== job 101 ==
==> flow/design.v <==
module uart_rx#(
	parameter CLK_FRE 	= 50,
	parameter UART_RATE = 115200
	) (
	input 				clk,    
	input 				rst_n,
	output 	 			recv_en,	
	output reg 	[ 7:0] 	recv_data,	
	input 				rx_pin 
);
parameter  RATE_CNT = (CLK_FRE * 1000_000 / UART_RATE) - 1;
reg [10:0] clk_cnt;
localparam WAIT = 2'd0, START = 2'd1, RECV = 2'd2, STOP = 2'd3;
reg [1:0] state;
assign recv_en = clk_cnt == RATE_CNT * 3 / 2;
reg [ 7:0] recv_data_r;
reg [ 2:0] recv_cnt;
always@(posedge clk)
	if(!rst_n)begin
		state 		<= WAIT;
		clk_cnt 	<= 0;
		recv_data 	<= 0;
	end
	else
	case(state)
		WAIT:
			if(!rx_pin)begin 
				recv_cnt <= 'd0;
				state <= START;
			end
		START:begin 
			if(clk_cnt == RATE_CNT / 2)begin 
				clk_cnt <= 0;
				state <= RECV;
			end
			else
				clk_cnt <= clk_cnt + 1;
		end
		RECV:begin 
			if(clk_cnt == RATE_CNT)begin 
				clk_cnt <= 0;
				recv_data_r[recv_cnt] <= rx_pin;
				recv_cnt <= recv_cnt + 1;
				state <= (recv_cnt == 7 )?STOP : RECV ;
			end
			else
				clk_cnt <= clk_cnt + 1;
		end
		STOP:begin 
			recv_data <= recv_data_r;
			if(clk_cnt == RATE_CNT * 3 / 2)begin 
				clk_cnt <= 0;
				state <= WAIT;
			end
			else 
				clk_cnt <= clk_cnt + 1;
		end
	endcase
endmodule
module uart_tx#(
	parameter CLK_FRE 	= 50,
	parameter UART_RATE = 115200
	) (
	input 				clk,    
	input 				rst_n,
	input 				send_en ,	
	output 	 			send_busy ,	
	input 		[ 7:0] 	send_data ,	
	output reg 			tx_pin
);
parameter  RATE_CNT = (CLK_FRE * 1000_000 / UART_RATE) - 1;
reg [10:0] clk_cnt;
localparam WAIT = 2'd0, START = 2'd1, SEND = 2'd2, STOP = 2'd3;
reg [1:0] state;
assign send_busy = state != WAIT;
reg [ 7:0] send_data_r;
reg [ 2:0] send_cnt;
always@(posedge clk)
	if(!rst_n)begin
		state 	<= WAIT;
		clk_cnt <= 0;
		tx_pin 	<= 1;
	end
	else
	case(state)
		WAIT:
			if(send_en)begin 
				send_data_r <= send_data;
				send_cnt <= 'd0;
				state <= START;
			end
		START:begin 
			tx_pin <= 0;
			if(clk_cnt == RATE_CNT)begin 
				clk_cnt <= 0;
				state <= SEND;
			end
			else
				clk_cnt <= clk_cnt + 1;
		end
		SEND:begin 
			tx_pin <= send_data_r[send_cnt];
			if(clk_cnt == RATE_CNT)begin 
				clk_cnt <= 0;
				send_cnt <= send_cnt + 1;
				state <= (send_cnt == 7 )?STOP : SEND ;
			end
			else
				clk_cnt <= clk_cnt + 1;
		end
		STOP:begin 
			tx_pin <= 1;
			if(clk_cnt == RATE_CNT)begin 
				clk_cnt <= 0;
				state <= WAIT;
			end
			else
				clk_cnt <= clk_cnt + 1;
		end
	endcase
endmodule
module uart_top (
	input 		clk,    
	input 		rst_n,
	input 		uart_rx,
	output		uart_tx
);
parameter CLK_FRE 		= 50;
parameter UART_RATE 	= 115200;
localparam SEND = 2'd0, WAIT = 2'd1;
reg [1:0] state;
reg  [31:0] wait_cnt;
reg  [ 7:0] send_cnt;
reg  [ 7:0] send_data;
reg  	    send_en;
wire [ 7:0] recv_data;
wire 		recv_en;
wire 		send_busy;
parameter 	ENG_NUM  = 9; 
parameter 	CHE_NUM  = 2; 
parameter 	DATA_NUM = CHE_NUM * 3 + ENG_NUM;  
wire [ DATA_NUM * 8 - 1:0] char_data = {8'hE4,8'hBD,8'hA0,8'hE5,8'hA5,8'hBD,"  World","\r\n"};
wire [ 7:0] char_byte = (send_cnt < DATA_NUM) ? char_data[ (DATA_NUM - 1 - send_cnt) * 8 +: 8] : 8'h00;
always@(posedge clk)
	if(!rst_n)begin
		state 		<= SEND;
		wait_cnt 	<= 0;
		send_cnt 	<= 0;
		send_en 	<= 'b0;
	end
	else
	case(state)
		SEND:begin  
			if(send_cnt == DATA_NUM + 1)begin 
				send_en 	<= 'b0;
				send_cnt 	<=  0;
				state 		<= WAIT;
			end
			else if(!send_busy)begin
				send_en 	<= 'b1;
				send_data 	<= char_byte;
				send_cnt 	<= send_cnt + 1;
			end
		end
		WAIT: 
			if(wait_cnt == CLK_FRE * 1000_000)begin 
				wait_cnt <= 0;
				state <= SEND;
			end
			else begin
				send_en <= recv_en;
				send_data <= recv_data;
				wait_cnt <= wait_cnt + 1;
			end
	endcase
uart_tx #(
	.CLK_FRE 	(CLK_FRE 	),
	.UART_RATE 	(UART_RATE 	)
	)uart_tx_m0(
	.clk 		(clk 		),
	.rst_n 		(rst_n 		),
	.send_en 	(send_en 	),
	.send_busy 	(send_busy 	),
	.send_data 	(send_data 	),
	.tx_pin 	(uart_tx 	)
	);
uart_rx #(
	.CLK_FRE 	(CLK_FRE 	),
	.UART_RATE 	(UART_RATE 	)
	)uart_rx_m0(
	.clk 		(clk 		),
	.rst_n 		(rst_n 		),
	.recv_en 	(recv_en 	),
	.recv_data 	(recv_data 	),
	.rx_pin 	(uart_rx 	)
	);
endmodule
make LEC_CHECK=0 CAP_MARGIN=20 CELL_PAD_IN_SITES_DETAIL_PLACEMENT=0 CORE_ASPECT_RATIO=1.12 CORE_MARGIN=2 CORE_UTILIZATION=72 CTS_CLUSTER_DIAMETER=320 CTS_CLUSTER_SIZE=40 PLACE_DENSITY_LB_ADDON=0.21 SETUP_SLACK_MARGIN=0.85 SLEW_MARGIN=40 TNS_END_PERCENT=80 finish   # period 3.12 ns
run.sh (not shown) runs the stock make flow with config.mk's settings and CLKGATE_MAP_FILE=.
diff inputs: job 101 => job 102
Settings: a change of SETUP_SLACK_MARGIN from 0.85 to 0.93; a change of SLEW_MARGIN from 40 to 20; a change of PLACE_DENSITY_LB_ADDON from 0.21 to 0.15; a deleted TNS_END_PERCENT that had been 80; a change of CTS_CLUSTER_DIAMETER from 320 to 104; a deleted CORE_ASPECT_RATIO that had been 1.12; a deleted CTS_CLUSTER_SIZE that had been 40; a deleted CELL_PAD_IN_SITES_DETAIL_PLACEMENT that had been 0.
Number of non-clock buffers (higher): job 102. Taking job 101 as the reference, in job 102 total global-route track usage down 0.49 points, die width increased 5.6%, area growth from synthesis to final layout shows an increase of 1.5 points, fraction of area in non-clock buffers saw little to no change, met2 wirelength from detailed routing went up by 81 um. Diff job 102..job 101 | clock sink count | unchanged.

// uart_top: RTL as listed in full above, without the edits since
clock: 5.61 ns
lec_check: 0
cap_margin: 20
core_margin: 2
core_utilization: 40
slew_margin: 20
The starting point produced a clean layout.
Then changed:
CORE_UTILIZATION = 70   (was 40)
CTS_CLUSTER_SIZE = 24   (was default)
clock period = 15.6 ns   (was 5.61 ns; I/O delays follow)
Core utilization rises by 31 points; worst setup slack is better by 8.1 ns; sequential power falls by 64%; clock skew hardly moves; via count rises by 2.6%; area after synthesis does not change; non-clock buffer count does not change; power falls by 67%; design area falls by 3.3%.
Then changed:
CORE_UTILIZATION = 40   (was 70)
CTS_CLUSTER_SIZE = default   (was 24)
clock period = 20.0 ns   (was 15.6 ns; I/O delays follow)
Outcome:
- power is lower by 14%
- cell count increases by 11%
- routed wire length goes up by 1.2%
- final area increases by 3.6%
- global-route usage falls by 10 points
- via count went down by 1.2%
- synthesized cell count stays the same
- worst setup slack improves by 3.4 ns
- worst hold slack gets worse by 0.0074 ns
Then changed:
CELL_PAD_IN_SITES_GLOBAL_PLACEMENT = 3   (was default)
CORE_UTILIZATION = 37   (was 40)
CTS_CLUSTER_DIAMETER = 223   (was default)
CTS_CLUSTER_SIZE = 63   (was default)
PLACE_DENSITY = 0.39   (was default)
TNS_END_PERCENT = 100   (was default)
Outcome:
- The changed run completed without violations
- routed wire length rose by 12%
- flip-flop count stays the same
- combinational power stays flat
- total power climbs by 6.5%
- final area rises by 1.0%
- utilization falls by 3.2 points
- clock-buffer cell count falls by 3

Starts from the design.v that is shown in full above.
make LEC_CHECK=0 CAP_MARGIN=20 CELL_PAD_IN_SITES_DETAIL_PLACEMENT=0 CORE_ASPECT_RATIO=1.34 CORE_MARGIN=2 CORE_UTILIZATION=72 CTS_CLUSTER_DIAMETER=320 CTS_CLUSTER_SIZE=15 PLACE_DENSITY_LB_ADDON=0.16 SETUP_SLACK_MARGIN=0.78 SLEW_MARGIN=40 TNS_END_PERCENT=80 finish   # period 3.12 ns
The baseline ran to the end with no violations.
Then changed:
Settings changed: CORE_ASPECT_RATIO 1.34 to 1.12, CTS_CLUSTER_DIAMETER 320 to 121, CTS_CLUSTER_SIZE 15 to 97, PLACE_DENSITY_LB_ADDON 0.16 to 0.21, SETUP_SLACK_MARGIN 0.78 to 0.92.
Total power goes down by 1.3%; first-iteration DRC count rises by 92%; flip-flop count does not change; utilization rises by 0.19 points; wire length is higher by 1.7%; area after synthesis is unchanged.
Then changed:
Settings changed: CTS_CLUSTER_DIAMETER 121 to 392, CTS_CLUSTER_SIZE 97 to 14, SETUP_SLACK_MARGIN 0.92 to 0.93.
- The new run went through all stages and came out clean
- utilization is about the same
- combinational power barely changes
- setup slack degrades by 8.3 ps
- final area hardly moves
- synthesized cell count stays the same
- critical path depth stays the same
- non-clock buffer count stays the same
- die area stays the same
- fmax came out lower by 0.38%
- sequential cell count stays the same
- wire length came out lower by 0.35%
Then changed:
Settings changed: CORE_ASPECT_RATIO 1.12 to 0.9, CTS_CLUSTER_DIAMETER 392 to 198, CTS_CLUSTER_SIZE 14 to 20, PLACE_DENSITY_LB_ADDON 0.21 to 0.0, SLEW_MARGIN 40 to 20.
What happened:
- The changed run passed the timing, design-rule and antenna checks
- die size stays flat
- routed wire length decreases by 4.7%
- clock-buffer cell count increases by 2
- utilization decreases by 1.1 points
- cell area barely changes
- fmax increases by 4.4%
- register-to-register slack is better by 90 ps

Starts from the design.v that is shown in full above.
clock: 3.23 ns
lec_check: 0
cap_margin: 20
core_margin: 2
core_utilization: 72
setup_slack_margin: 0.93
slew_margin: 20
The starting point finished clean.
Then changed:
Settings changed: CORE_UTILIZATION 72 to 64, SETUP_SLACK_MARGIN 0.93 to unset.
Clock period 3.23 ns to 5.61 ns, I/O delays scaled along.
After rerunning:
- wire length came out lower by 5.6%
- worst hold slack improves by 0.0051 ns
- global-route usage decreases by 3.8 points
- total power goes down by 47%
- critical path depth came out lower by 1
- register-to-register slack improved by 2.2 ns
- via count decreases by 4.5%
- setup slack improves by 1.5 ns
- sequential share of layout area went up by 0.90 points
- clock power shrinks by 55%
Then changed:
Settings changed: CORE_UTILIZATION 64 to 72, CTS_CLUSTER_SIZE set to 10, SETUP_SLACK_MARGIN set to 0.92.
Clock period 5.61 ns to 3.12 ns, I/O delays scaled along.
What happened: Utilization rises by 11 points. Final cell count is about the same. Area after synthesis does not change. Register-to-register slack loses 2.2 ns. Synthesized cell count does not change. Wire length rises by about 2.2%.
Then changed:
Settings changed: CAP_MARGIN 20 to 0, CORE_ASPECT_RATIO set to 0.69, CTS_CLUSTER_DIAMETER set to 400, PLACE_DENSITY set to 0.35.
=> Core utilization fell by 0.11 points. Wire length came out higher by roughly a tenth. Hold slack hardly moves. Non-clock buffer count rose by 4. Clock power is lower slightly. Critical path depth is unchanged. Power goes up by a few percent. Final area climbs slightly. Setup slack got worse by 0.10 ns. Count of clock-buffer cells in the layout came out lower by 1.
No activity file was given, so power comes from the tool's default toggle rates.
